== run A ==
==> flow/design.v <==
`timescale 1ns/100ps
module mult_stage( input clock, reset, start, nuke, 
		   input [63:0] product_in, mplier_in, mcand_in,
		   output logic done,
		   output logic [63:0] product_out, mplier_out, mcand_out
		  );
	logic [63:0] prod_in_reg, partial_prod_reg;
	logic [63:0] partial_product, next_mplier, next_mcand;
	assign product_out = prod_in_reg + partial_prod_reg;
	assign partial_product = mplier_in[7:0] * mcand_in;
	assign next_mplier = {8'b0,mplier_in[63:8]};
	assign next_mcand = {mcand_in[55:0],8'b0};
	always_ff @(posedge clock) begin
		prod_in_reg      <= product_in;
		partial_prod_reg <= partial_product;
		mplier_out       <= next_mplier;
		mcand_out        <= next_mcand;
	end
	always_ff @(posedge clock) begin
		if(reset)
			done <= 1'b0;
		else if(nuke)
			done <= 1'b0;
		else
			done <= start;
	end
endmodule
`timescale 1ns/100ps
module mult(	input clock, reset, nuke, 
		input [63:0] mcand, mplier,
		input start,
		output [63:0] product,
		output done
	   );
  	logic [63:0] mcand_out, mplier_out;
  	logic [(7*64)-1:0] internal_products, internal_mcands, internal_mpliers;
  	logic [6:0] internal_dones;
	mult_stage mstage [7:0]  (
		.clock(clock),
		.reset(reset),
		.nuke(nuke), 
		.product_in({internal_products,64'h0}),
		.mplier_in({internal_mpliers,mplier}),
		.mcand_in({internal_mcands,mcand}),
		.start({internal_dones,start}),
		.product_out({product,internal_products}),
		.mplier_out({mplier_out,internal_mpliers}),
		.mcand_out({mcand_out,internal_mcands}),
		.done({done,internal_dones})
	);
endmodule
make LEC_CHECK=0 CAP_MARGIN=20 CORE_MARGIN=2 CORE_UTILIZATION=17 SLEW_MARGIN=20 finish   # period 6.66 ns
run.sh (not shown) runs the stock make flow with config.mk's settings and CLKGATE_MAP_FILE=.
Run A ended with every stage complete and zero timing, DRC or antenna violations.
Relative to run A, the following input files were edited for run B:
- setting PLACE_DENSITY_LB_ADDON to 0.01 for the first time
- setting CTS_CLUSTER_SIZE to 15 for the first time
- changing CORE_UTILIZATION from 17 to 72
- changing the clock period (ns, I/O delays scaled along) from 6.66 to 5.49
Findings:
The layout from run B, despite a flow that completed every stage, fails the layout checks, with the failing checks listed as setup timing.
Sequential share of layout area: run B vs run A up 0.33 points
Total wire length of run B falls short of that of run A by a few percent.
Going from run A to run B, synthesized cell count roughly the same, internal power grew by 31%, layout clock buffer count lost 23.
Run A → run B: final non-filler cell area shows a reduction of 1.3%, post-route clock period utilization shows an increase of 7.9 points.
Going from run A to run B, fraction of the core area covered by cells at the end of the flow now sits higher, total of buffers placed on input and output ports comparable.
What run C does differently from run B at the input level:
- PLACE_DENSITY_LB_ADDON: 0.01 -> unset
- CTS_CLUSTER_SIZE: 15 -> unset
- CORE_UTILIZATION: 72 -> 70
- the clock period (ns, I/O delays scaled along): 5.49 -> 5.75
Notes after the runs:
- Across run B and run C, a clean result was obtained everywhere but in run B.
- Row data required time at the worst endpoint: run C higher / run B lower
- Relative to run B, combinational fraction of the cell area has gone up in run C.
- Taking run B as the reference point, the routed via count of run C falls by 1931.
- Number of tap instances of run C exceeds that of run B slightly.
- Run comparison: run B timing endpoint of the critical path mstage[1].partial_prod_reg[52]; run C timing endpoint of the critical path mstage[0].partial_prod_reg[63]
- Per the comparison of run C with run B, count of filler cells inserted in the layout higher, wire length of the first global-routing pass lower, power share of the combinational group lower, worst setup slack higher.
- Summary — cell area, run C relative to run B: lower, by 2.4%.
Input-level comparison between run D and run C:
- CORE_UTILIZATION changed from 70 to 40
- CAP_MARGIN changed from 20 to 30
- SETUP_SLACK_MARGIN newly set to 0.36
- the clock period (ns, I/O delays scaled along) changed from 5.75 to 7.0
==> comparison <==
- Sequential share of layout area ended up 0.25 points higher on run D than on run C.
- On buffering stage count on the worst path with inverters included: run D sits below run C.
- | static leakage | lower: run D |
- From run C to run D the numbers moved as follows: via count went down about 4.4%, die boundary height now larger.
- Run D has post-route worst hold slack above what run C had.

* * *

// mult: RTL as listed in full above, without the edits since
Settings: LEC_CHECK=0, ABC_AREA=1, CAP_MARGIN=20, CORE_ASPECT_RATIO=0.5, CORE_MARGIN=2, CORE_UTILIZATION=72, CTS_CLUSTER_DIAMETER=397, CTS_CLUSTER_SIZE=100, SLEW_MARGIN=20, TNS_END_PERCENT=5; clock period 4.39 ns.
The first run aborted during global routing (5_1_grt) with GRT-0116.
Edit:
ABC_AREA = unset   (was 1)
CORE_ASPECT_RATIO = unset   (was 0.5)
CORE_UTILIZATION = 40   (was 72)
CTS_CLUSTER_DIAMETER = unset   (was 397)
CTS_CLUSTER_SIZE = 69   (was 100)
PLACE_DENSITY = 0.79   (was unset)
TNS_END_PERCENT = unset   (was 5)
clock period = 7.0 ns   (was 4.39 ns; I/O delays follow)
=>
- This time the run passed the timing, DRC and antenna checks
- die area climbs by well over a third
- area after synthesis drops by about a fifth
- synthesized cell count drops by well over a third
Edit:
CORE_UTILIZATION = 72   (was 40)
CTS_CLUSTER_SIZE = unset   (was 69)
PLACE_DENSITY = unset   (was 0.79)
PLACE_DENSITY_LB_ADDON = 0.01   (was unset)
SETUP_SLACK_MARGIN = 1.62   (was unset)
clock period = 5.59 ns   (was 7.0 ns; I/O delays follow)
Effect: This time the run completed, yet does not pass: negative setup slack; synthesized area does not change; die size falls by well over a third; setup slack gets worse by 0.56 ns; power rises by well over a third; first-iteration DRC count rises by well over a third; cell count falls by a few percent; clock skew hardly moves; hold slack gets worse by 0.012 ns; via count rises by a little under a tenth; wire length rises by about a fifth.
Power and IR drop assume default switching activity.
